==> build 23 <==
==> flow/design.v <==
module fpu #(
    parameter DATA_WIDTH = 32,
    parameter INST_WIDTH = 1
)(
    input                   i_clk,
    input                   i_rst_n,
    input  [DATA_WIDTH-1:0] i_data_a,
    input  [DATA_WIDTH-1:0] i_data_b,
    input  [INST_WIDTH-1:0] i_inst,
    input                   i_valid,
    output [DATA_WIDTH-1:0] o_data,
    output                  o_valid
);
    reg [DATA_WIDTH-1:0] o_data_r, o_data_w; 
    reg                  o_valid_r, o_valid_w;
    wire [30:23]          i_expo_a, i_expo_b;
    wire [22:0]           i_frag_a, i_frag_b;
    reg [30:23]           i_expo_sub;
    reg [30:23]           o_expo;
    wire                  i_sign_a, i_sign_b;
    reg [46:0]            i_frag_aa, i_frag_bb;
    reg [23:0]            i_frag_a1, i_frag_b1;
    reg [46:0]            i_frag_af, i_frag_bf;
    reg [47:0]            i_frag_o, i_frag_ma, i_frag_mb;
    reg [22:0]            i_frag_oo;
    assign o_data = o_data_r;   
    assign o_valid = o_valid_r;
    assign i_expo_a = i_data_a[30:23];
    assign i_expo_b = i_data_b[30:23];
    assign i_frag_a = i_data_a[22:0];
    assign i_frag_b = i_data_b[22:0];
    assign i_sign_a = i_data_a[DATA_WIDTH-1];
    assign i_sign_b = i_data_b[DATA_WIDTH-1];
    always @(*) begin
        i_expo_sub = 8'd0;
        o_expo     = 8'd0;
        i_frag_aa  = 47'd0;
        i_frag_bb  = 47'd0;
        i_frag_a1  = 24'd0;
        i_frag_b1  = 24'd0;
        i_frag_af  = 47'd0;
        i_frag_bf  = 47'd0;
        i_frag_o   = 48'd0;
        i_frag_ma  = 48'd0;
        i_frag_mb  = 48'd0;
        i_frag_oo  = 23'd0;
        if (i_valid) begin     
            case (i_inst) 
                1'd0: begin   
                    i_frag_a1 = {1'b1, i_frag_a};
                    i_frag_b1 = {1'b1, i_frag_b};
                    if (i_expo_a > i_expo_b) begin 
                        i_expo_sub = i_expo_a - i_expo_b;
                        i_frag_bf = {i_frag_b1, 23'b0};
                        i_frag_bb = i_frag_bf >> i_expo_sub;
                        i_frag_aa = {i_frag_a1, 23'b0};
                        o_expo = i_expo_a;
                    end
                    else begin
                        i_expo_sub = i_expo_b - i_expo_a;
                        i_frag_af = {i_frag_a1, 23'b0};
                        i_frag_aa = i_frag_af >> i_expo_sub;
                        i_frag_bb = {i_frag_b1, 23'b0};
                        o_expo = i_expo_b;
                    end
                    if (i_sign_a ^ i_sign_b) begin                        
                        if (i_frag_aa > i_frag_bb) begin
                            i_frag_o = i_frag_aa - i_frag_bb;
                            o_data_w[DATA_WIDTH-1] = i_sign_a;
                        end
                        else begin
                            i_frag_o = i_frag_bb - i_frag_aa;
                            o_data_w[DATA_WIDTH-1] = i_sign_b;
                        end
                        if (i_frag_o[46] == 1) begin
                            if (i_frag_o[22] == 1)
                                o_data_w[22:0] = i_frag_o[45:23]+1;
                            else
                                o_data_w[22:0] = i_frag_o[45:23];
                            o_data_w[30:23] = o_expo;
                        end
                        else if (i_frag_o[45] == 1) begin
                            if (i_frag_o[21] == 1)
                                o_data_w[22:0] = i_frag_o[44:22]+1;
                            else
                                o_data_w[22:0] = i_frag_o[44:22];
                            o_data_w[30:23] = o_expo - 1;
                        end
                        else if (i_frag_o[44] == 1) begin
                            if (i_frag_o[20] == 1)
                                o_data_w[22:0] = i_frag_o[43:21]+1;
                            else
                                o_data_w[22:0] = i_frag_o[43:21];
                            o_data_w[30:23] = o_expo - 2;
                        end
                        else if (i_frag_o[43] == 1) begin
                            if (i_frag_o[19] == 1)
                                o_data_w[22:0] = i_frag_o[42:20]+1;
                            else
                                o_data_w[22:0] = i_frag_o[42:20];
                            o_data_w[30:23] = o_expo - 3;
                        end
                        else if (i_frag_o[42] == 1) begin
                            if (i_frag_o[18] == 1)
                                o_data_w[22:0] = i_frag_o[41:19]+1;
                            else
                                o_data_w[22:0] = i_frag_o[41:19];
                            o_data_w[30:23] = o_expo - 4;
                        end
                        else begin
                            o_data_w[22:0] = i_frag_o[39:17];
                            o_data_w[30:23] = o_expo;                               
                        end
                    end
                    else begin
                        i_frag_o = i_frag_aa + i_frag_bb;
                        if (i_frag_o[47] == 1) begin
                            if (i_frag_o[23] == 1)
                                o_data_w[22:0] = i_frag_o[46:24]+1;
                            else
                                o_data_w[22:0] = i_frag_o[46:24];
                            o_data_w[30:23] = o_expo + 1;
                        end
                        else if (i_frag_o[46] == 1) begin
                            if (i_frag_o[22] == 1)
                                o_data_w[22:0] = i_frag_o[45:23] + 1;
                            else
                                o_data_w[22:0] = i_frag_o[45:23];
                            o_data_w[30:23] = o_expo;
                        end
                        else begin
                            o_data_w[22:0] = i_frag_o[44:12];
                            o_data_w[30:23] = o_expo - 1;
                        end
                        o_data_w[DATA_WIDTH-1] = i_sign_a;
                    end
                    o_valid_w = 1;                    
                end
                1'd1: begin
                    o_expo = i_expo_a + i_expo_b - 127;
                    o_data_w[DATA_WIDTH-1] = i_sign_a ^ i_sign_b;
                    i_frag_ma[47:24] = 24'd0;
                    i_frag_ma[23] = 1;
                    i_frag_ma[22:0] = i_frag_a;
                    i_frag_mb[47:24] = 24'd0;
                    i_frag_mb[23] = 1;
                    i_frag_mb[22:0] = i_frag_b;
                    i_frag_o = i_frag_ma * i_frag_mb;
                    if (i_frag_o[22] && i_frag_o[21]) begin
                        i_frag_o[47:23] = i_frag_o[47:23] + 1;
                    end
                    else if (i_frag_o[22] && ~i_frag_o[21]) begin 
                        i_frag_o[20] = |i_frag_o[20:0]? 1 : 0;  
                        if (i_frag_o[20] == 1)
                            i_frag_o[47:23] = i_frag_o[47:23] + 1;
                        else if (i_frag_o[23] == 1)
                            i_frag_o[47:23] = i_frag_o[47:23] + 1;
                    end
                    if (i_frag_o[47] || ~i_frag_o[46]) begin
                        if (i_frag_o[47]) begin
                            i_frag_o = i_frag_o >> 1;
                            o_expo = o_expo + 1;   
                        end  
                        if (i_frag_o[22] && i_frag_o[21]) begin
                            i_frag_o[47:23] = i_frag_o[47:23] + 1;
                        end
                        else if (i_frag_o[22] && ~i_frag_o[21]) begin 
                            i_frag_o[20] = |i_frag_o[20:0]? 1 : 0;  
                            if (i_frag_o[20] == 1)
                                i_frag_o[47:23] = i_frag_o[47:23] + 1;
                            else if (i_frag_o[23] == 1)
                                i_frag_o[47:23] = i_frag_o[47:23] + 1;
                        end
                    end
                    o_data_w[22:0] = i_frag_o[45:23];
                    o_data_w[30:23] = o_expo;
                    o_valid_w = 1;    
                end
                default: begin
                    o_data_w     = 0;
                    o_valid_w    = 1;  
                end  
            endcase
        end else begin
            o_data_w     = 0; 
            o_valid_w    = 0;  
        end
    end
    always @(posedge i_clk or negedge i_rst_n) begin
        if(~i_rst_n) begin    
            o_data_r <= 0;
            o_valid_r <= 0;
        end else begin
            o_data_r <= o_data_w;
            o_valid_r <= o_valid_w;
        end
    end
endmodule
==> flow/run.sh <==
#!/bin/bash
# the make line also repeats each setting of config.mk as NAME=value (left out here)
make -C /OpenROAD-flow-scripts/flow DESIGN_CONFIG=/design/flow/config.mk WORK_HOME=/design/flow/orfs CLKGATE_MAP_FILE= finish
==> flow/config.mk <==
export PLATFORM = sky130hd
export DESIGN_NAME = fpu
export DESIGN_NICKNAME = fpu
export VERILOG_FILES = /design/flow/design.v
export SDC_FILE = /design/flow/constraint.sdc
export NUM_CORES = 4
export LEC_CHECK = 0
export CAP_MARGIN = 20
export CORE_MARGIN = 10
export CORE_UTILIZATION = 66
export CTS_CLUSTER_DIAMETER = 272
export CTS_CLUSTER_SIZE = 96
export HOLD_SLACK_MARGIN = 0.06
export MAX_ROUTING_LAYER = met4
export MIN_ROUTING_LAYER = met1
export PLACE_DENSITY = 0.42
export SETUP_SLACK_MARGIN = -1.51
export SLEW_MARGIN = 25
export TNS_END_PERCENT = 5
==> flow/constraint.sdc <==
create_clock -name core_clock -period 21.5 [get_ports {i_clk}]
set_input_delay 4.3000 -clock core_clock [delete_from_list [all_inputs] [get_ports {i_clk}]]
set_output_delay 4.3000 -clock core_clock [all_outputs]
set_load 0.01 [all_outputs]
==> build 25 (differences from build 23) <==
- CORE_MARGIN: 10 -> 2
- CORE_UTILIZATION: 66 -> 59
- CTS_CLUSTER_DIAMETER: 272 -> not set
- CTS_CLUSTER_SIZE: 96 -> not set
- HOLD_SLACK_MARGIN: 0.06 -> not set
- MAX_ROUTING_LAYER: met4 -> not set
- MIN_ROUTING_LAYER: met1 -> not set
- PLACE_DENSITY: 0.42 -> not set
- SETUP_SLACK_MARGIN: -1.51 -> -0.28
- SLEW_MARGIN: 25 -> 20
==> flow/constraint.sdc (replaced) <==
create_clock -name core_clock -period 14.0 [get_ports {i_clk}]
set_input_delay 2.8000 -clock core_clock [delete_from_list [all_inputs] [get_ports {i_clk}]]
set_output_delay 2.8000 -clock core_clock [all_outputs]
set_load 0.01 [all_outputs]
==> build 28 (differences from build 23) <==
- CORE_MARGIN: 10 -> 4
- CORE_UTILIZATION: 66 -> 16
- CTS_CLUSTER_DIAMETER: 272 -> 334
- CTS_CLUSTER_SIZE: 96 -> not set
- HOLD_SLACK_MARGIN: 0.06 -> not set
- MAX_ROUTING_LAYER: met4 -> not set
- MIN_ROUTING_LAYER: met1 -> met2
- PLACE_DENSITY: 0.42 -> not set
- PLACE_DENSITY_LB_ADDON: not set -> 0.19
- SETUP_SLACK_MARGIN: -1.51 -> not set
- SLEW_MARGIN: 25 -> 20
- TNS_END_PERCENT: 5 -> 100
==> trial 91 (differences from build 23) <==
- CORE_MARGIN: 10 -> 3
- CORE_UTILIZATION: 66 -> 40
- CTS_CLUSTER_DIAMETER: 272 -> 285
- CTS_CLUSTER_SIZE: 96 -> not set
- HOLD_SLACK_MARGIN: 0.06 -> not set
- MAX_ROUTING_LAYER: met4 -> not set
- MIN_ROUTING_LAYER: met1 -> not set
- PLACE_DENSITY: 0.42 -> not set
- SETUP_SLACK_MARGIN: -1.51 -> not set
- SLEW_MARGIN: 25 -> 20
- TNS_END_PERCENT: 5 -> not set
==> flow/constraint.sdc (replaced) <==
create_clock -name core_clock -period 14.0 [get_ports {i_clk}]
set_input_delay 2.8000 -clock core_clock [delete_from_list [all_inputs] [get_ports {i_clk}]]
set_output_delay 2.8000 -clock core_clock [all_outputs]
set_load 0.01 [all_outputs]
==> reports/results.ini <==
[final_timing]
worst_slack_ns=0.377
fmax_ghz=0.0734
period_used_share=0.973

[layout]
design_area_um2=46900
seq_share=0.0176
buf_share=0.109
logic_area_um2=36300
comb_area_frac=0.774

[outcome]
status=complete, no violations

[route]
wl_met2_um=79800
wl_per_cell_um=25.6

[worst_setup_path]
crit_fanout=20
crit_buf_inv=9

[floorplanning]
rows=117

Source of the figures above: trial 91

==> reports/results.ini <==
[layout]
comb_area_frac=0.776
seq_share=0.0176
logic_area_um2=36400
buf_share=0.0488

[synthesis]
yosys_warnings=1

[worst_setup_path]
crit_buf_inv=5
crit_fanout=98

[route]
wl_per_cell_um=28.9
wl_met2_um=118000

[outcome]
status=complete, no violations

[final_timing]
period_used_share=0.908
fmax_ghz=0.0512

[global_route]
grt_pass1_vias=67100

[cts]
path_clk_slew_ns=0.09

Source of the figures above: build 28

==> reports/results.ini <==
[outcome]
status=complete, no violations

[final_timing]
worst_slack_ns=4.47
fmax_ghz=0.0587

[worst_setup_path]
crit_buf_inv=6
crit_fanout=46

[floorplanning]
rows=91

[layout]
design_area_um2=43000
buf_share=0.0420

[route]
wl_met2_um=71800

Source of the figures above: build 23

==> reports/results.ini <==
[worst_setup_path]
crit_buf_inv=6
crit_fanout=24

[place]
place_congestion=1.15

[layout]
design_area_um2=44600
seq_share=0.0185
logic_area_um2=36300
buf_share=0.0754

[outcome]
violations=setup timing
status=complete, but fails checks

[final_timing]
period_used_share=1.00
worst_slack_ns=-0.0365
setup_viol=3
fmax_ghz=0.0712

[route]
totalWireLength_um=176000
wl_per_cell_um=26.8
wl_met2_um=73300

Source of the figures above: build 25

